==> inputs of run a <==
==> flow/design.v <==
module DECODER(
input  wire [3:2] ALU_FUN,
output reg Arith_Enable,
output reg Logic_Enable,
output reg CMP_Enable, 
output reg Shift_Enable
);
always @(*)
   begin
     Arith_Enable   = 1'b0;
	 Logic_Enable = 1'b0;
	 CMP_Enable   = 1'b0;
	 Shift_Enable = 1'b0;
     case(ALU_FUN)
	     2'b00 : Arith_Enable = 1'b1;
	     2'b01 : Logic_Enable = 1'b1;
	     2'b10 : CMP_Enable   = 1'b1;
	     2'b11 : Shift_Enable = 1'b1;
	  endcase
   end 
 endmodule
module ARITHMETIC_UNIT #(parameter width = 16 , Arith_width = width + width )(
input wire signed [width-1:0] A,
input wire signed [width-1:0] B, 
input wire [1:0] ALU_FUN,
input wire Arith_Enable,
input wire CLK,
input wire RST,
output reg signed [Arith_width-1:0] Arith_OUT,
output reg        Carry_OUT,
output reg        Arith_Flag
);
reg [Arith_width-1:0] Arith_OUT0;
reg                   Carry_OUT0;
reg                   Arith_Flag0;
always @(posedge CLK, negedge RST)
  begin 
    if(!RST)
	 begin
	    Arith_OUT <= 'b0;
		Carry_OUT <= 16'b0;
		Arith_Flag<= 1'b0;
	 end
	else
	 begin
	    Arith_OUT <= Arith_OUT0;
		if(Arith_Enable)
		  Carry_OUT <= Carry_OUT0;
		Arith_Flag<= Arith_Flag0;
	 end
  end
always @(*)
  begin
     if(Arith_Enable)
	 begin
	     Arith_Flag0 = 1'b1;
	     case(ALU_FUN)
		     2'b00 : {Carry_OUT0,Arith_OUT0} = A+B;
			 2'b01 : {Carry_OUT0,Arith_OUT0} = A-B;
			 2'b10 : {Carry_OUT0,Arith_OUT0} = A*B;
			 2'b11 : {Carry_OUT0,Arith_OUT0} = (B == 0) ? 1'sb0 : A/B;
		  endcase
	 end
	 else
	   begin
	     Arith_OUT0  = 'b0;
		 Carry_OUT0  = 1'b0;
		 Arith_Flag0 = 1'b0;
	   end
  end
endmodule
module LOGIC_UNIT #(parameter width = 16 , Logic_width = width)(
input wire  [width-1:0] A,
input wire  [width-1:0] B, 
input wire [1:0] ALU_FUN,
input wire Logic_Enable,
input wire CLK,
input wire RST,
output reg [Logic_width-1:0] Logic_OUT,
output reg         Logic_Flag
);
reg [Logic_width-1:0] Logic_OUT0; 
reg                   Logic_Flag0 ;
always @(posedge CLK, negedge RST)
  begin
    if(!RST)
	 begin
	    Logic_OUT <= 'b0;
		Logic_Flag<= 1'b0;
	 end
	else
	 begin
	  Logic_OUT <= Logic_OUT0;
		Logic_Flag<= Logic_Flag0;
	 end
  end
always @(*)
  begin
     if(Logic_Enable)
	 begin
	     Logic_Flag0 = 1'b1;
	     case(ALU_FUN)
		   2'b00 : Logic_OUT0 = A&B;
			 2'b01 : Logic_OUT0 = A|B;
			 2'b10 : Logic_OUT0 = ~(A&B);
			 2'b11 : Logic_OUT0 = ~(A|B);
		  endcase
	 end
	 else
	   begin
	     Logic_OUT0  = 'b0;
		 Logic_Flag0 = 1'b0;
	   end
  end
endmodule
module CMP_UNIT #(parameter width = 16 , CMP_width   = width )(
input wire  [width-1:0] A,
input wire  [width-1:0] B, 
input wire [1:0] ALU_FUN,
input wire CMP_Enable,
input wire CLK,
input wire RST,
output reg [CMP_width-1:0] CMP_OUT,
output reg         CMP_Flag
);
reg [CMP_width-1:0] CMP_OUT0;
reg                 CMP_Flag0 ;
reg [CMP_width-1:0] EQ ;
reg [CMP_width-1:0] GR ; 
reg [CMP_width-1:0] LW;
always @(posedge CLK , negedge RST)
  begin
    if(!RST)
	 begin
	    CMP_OUT <= 'b0;
		CMP_Flag<= 1'b0;
	 end
	else
	 begin
	    CMP_OUT <= CMP_OUT0;
		CMP_Flag<= CMP_Flag0;
	 end
  end
always @(*)
  begin
     if(A==B)
       EQ ='b1;
     else 
       EQ ='b0;
     if(A>B)
       GR ='b10;
     else 
       GR ='b0;
     if(A<B)
       LW ='b11;
     else 
       LW ='b0;
     if(CMP_Enable)
	   begin
	     CMP_Flag0 = 1'b1;
	     case(ALU_FUN)
		     2'b00 : CMP_OUT0 = 'b0;
			 2'b01 : CMP_OUT0 = EQ;
			 2'b10 : CMP_OUT0 = GR;
			 2'b11 : CMP_OUT0 = LW;
		  endcase
	   end
	 else
	   begin
	     CMP_OUT0  = 'b0;
		 CMP_Flag0 = 1'b0;
	   end
  end
endmodule
module SHIFT_UNIT #(parameter width = 16 , Shift_width = width)(
input wire  [width-1:0] A,
input wire  [width-1:0] B, 
input wire [1:0] ALU_FUN,
input wire Shift_Enable,
input wire CLK,
input wire RST,
output reg [Shift_width-1:0] Shift_OUT,
output reg         Shift_Flag
);
reg [Shift_width-1:0] Shift_OUT0;
reg                   Shift_Flag0 ;
always @(posedge CLK, negedge RST)
  begin
    if(!RST)
	 begin
	    Shift_OUT <= 'b0;
		Shift_Flag<= 1'b0;
	 end
	else
	 begin
	    Shift_OUT <= Shift_OUT0;
		Shift_Flag<= Shift_Flag0;
	 end
  end
always @(*)
  begin
     if(Shift_Enable)
	 begin
	     Shift_Flag0 = 1'b1;
	     case(ALU_FUN)
		     2'b00 : Shift_OUT0 = A>>1'b1;
			 2'b01 : Shift_OUT0 = A<<1'b1;
			 2'b10 : Shift_OUT0 = B>>1'b1;
			 2'b11 : Shift_OUT0 = B<<1'b1;
		  endcase
	 end
	 else
	   begin
	     Shift_OUT0  = 'b0;
		 Shift_Flag0 = 1'b0;
	   end
  end
endmodule
module ALU_Top #(parameter width = 16 ,
                   Arith_width = width + width ,
                   Logic_width = width,	
                   CMP_width   = width,
                   Shift_width = width)(
input wire [width-1:0] A,
input wire [width-1:0] B,
input wire CLK,
input wire RST,
input wire [3:0] ALU_FUN,
output wire [Arith_width-1:0]  Arith_OUT,
output wire                    Carry_OUT,
output wire                    Arith_Flag,
output wire [Logic_width-1:0]  Logic_OUT,  
output wire                    Logic_Flag,
output wire [CMP_width-1:0]    CMP_OUT,    
output wire                    CMP_Flag,
output wire [Shift_width-1:0]  Shift_OUT,
output wire                    Shift_Flag
);
wire Arith_Enable ,Logic_Enable , CMP_Enable , Shift_Enable;
DECODER u_decoder(
.ALU_FUN(ALU_FUN[3:2]),
.Arith_Enable(Arith_Enable),
.Logic_Enable(Logic_Enable),
.CMP_Enable(CMP_Enable),
.Shift_Enable(Shift_Enable)
);
ARITHMETIC_UNIT #(.width(width),.Arith_width(Arith_width)) u_arithmatic(
.A(A),
.B(B),
.ALU_FUN(ALU_FUN[1:0]),
.CLK(CLK),
.RST(RST),
.Arith_Enable(Arith_Enable),
.Arith_OUT(Arith_OUT),
.Carry_OUT(Carry_OUT),
.Arith_Flag(Arith_Flag)
);
LOGIC_UNIT #(.width(width),.Logic_width(Logic_width)) u_logic(
.A(A),
.B(B),
.ALU_FUN(ALU_FUN[1:0]),
.CLK(CLK),
.RST(RST),
.Logic_Enable(Logic_Enable),
.Logic_OUT(Logic_OUT),
.Logic_Flag(Logic_Flag)
);
CMP_UNIT #(.width(width),.CMP_width(CMP_width)) u_cmp(
.A(A),
.B(B),
.ALU_FUN(ALU_FUN[1:0]),
.CLK(CLK),
.RST(RST),
.CMP_Enable(CMP_Enable),
.CMP_OUT(CMP_OUT),
.CMP_Flag(CMP_Flag)
);
SHIFT_UNIT #(.width(width),.Shift_width(Shift_width)) u_shift(
.A(A),
.B(B),
.ALU_FUN(ALU_FUN[1:0]),
.CLK(CLK),
.RST(RST),
.Shift_Enable(Shift_Enable),
.Shift_OUT(Shift_OUT),
.Shift_Flag(Shift_Flag)
);
endmodule
==> flow/run.sh <==
#!/bin/bash
# the make line also repeats each setting of config.mk as NAME=value (left out here)
make -C /OpenROAD-flow-scripts/flow DESIGN_CONFIG=/design/flow/config.mk WORK_HOME=/design/flow/orfs CLKGATE_MAP_FILE= finish
==> flow/config.mk <==
export PLATFORM = sky130hd
export DESIGN_NAME = ALU_Top
export DESIGN_NICKNAME = ALU_Top
export VERILOG_FILES = /design/flow/design.v
export SDC_FILE = /design/flow/constraint.sdc
export NUM_CORES = 4
export LEC_CHECK = 0
export CAP_MARGIN = 20
export CORE_ASPECT_RATIO = 0.5
export CORE_MARGIN = 2
export CORE_UTILIZATION = 40
export CTS_CLUSTER_DIAMETER = 68
export CTS_CLUSTER_SIZE = 23
export PLACE_DENSITY = 0.81
export SLEW_MARGIN = 20
export TNS_END_PERCENT = 10
==> flow/constraint.sdc <==
create_clock -name core_clock -period 95.0 [get_ports {CLK}]
set_input_delay 19.0000 -clock core_clock [delete_from_list [all_inputs] [get_ports {CLK}]]
set_output_delay 19.0000 -clock core_clock [all_outputs]
set_load 0.01 [all_outputs]
==> run b: changes against run a <==
==> flow/config.mk (replaced) <==
export PLATFORM = sky130hd
export DESIGN_NAME = ALU_Top
export DESIGN_NICKNAME = ALU_Top
export VERILOG_FILES = /design/flow/design.v
export SDC_FILE = /design/flow/constraint.sdc
export NUM_CORES = 4
export LEC_CHECK = 0
export CAP_MARGIN = 20
export CORE_MARGIN = 2
export CORE_UTILIZATION = 72
export PLACE_DENSITY_LB_ADDON = 0.2
export SLEW_MARGIN = 20
==> flow/constraint.sdc (replaced) <==
create_clock -name core_clock -period 78.2 [get_ports {CLK}]
set_input_delay 15.6400 -clock core_clock [delete_from_list [all_inputs] [get_ports {CLK}]]
set_output_delay 15.6400 -clock core_clock [all_outputs]
set_load 0.01 [all_outputs]
==> comparison table <==
| item | run a | run b |
|---|---|---|
| Status | timing/DRC/antenna clean | stopped before the end |
| Stage where the flow stopped | - | 3_5_place_dp |
| Proportion of synthesized chip area in sequential cells | 3.831% | 3.831% |
| Pre-Place Util | 40.27% | 72.33% |
| Height of the die | 244.8 um | 257.8 um |
| # Cells Yosys | 6281 | 6281 |
| Fraction of the mapped netlist area in simple logic gates | 20.98% | 20.98% |
| Synthesized netlist cell count | 6281 | 6281 |
| Horizontal die size | 485.5 um | 257.8 um |
| Proportion of register bits with asynchronous set or reset after synthesis | 100.0% | 100.0% |
| Final weighted congestion in routability-driven placement | 1.049 | 1.141 |
| Count of pins on the block boundary | 123 | 123 |
| Synth top cell by count | sky130_fd_sc_hd__ha_1 | sky130_fd_sc_hd__ha_1 |
| Port-buffer cells | 108 | 108 |
| Overall chip area | 118800 um^2 | 66460 um^2 |
| Post-synthesis instance area | 46380 um^2 | 46380 um^2 |
| Area share of the largest cell type after synthesis | 18.75% | 18.75% |
| Distinct lib cells | 113 | 113 |
| Yosys aoi share | 27.18% | 27.18% |
| Count of flip-flops with a built-in enable after synthesis | 0 | 0 |
| Std-Cell Rows | 88 | 93 |
| Library cell occupying the most area in the post-synthesis netlist | sky130_fd_sc_hd__ha_1 | sky130_fd_sc_hd__ha_1 |
| Synthesized area per cell | 7.384 um^2 | 7.384 um^2 |
| Post-synthesis register bit count | 71 | 71 |
| CORE AREA | 115200 um^2 | 64120 um^2 |
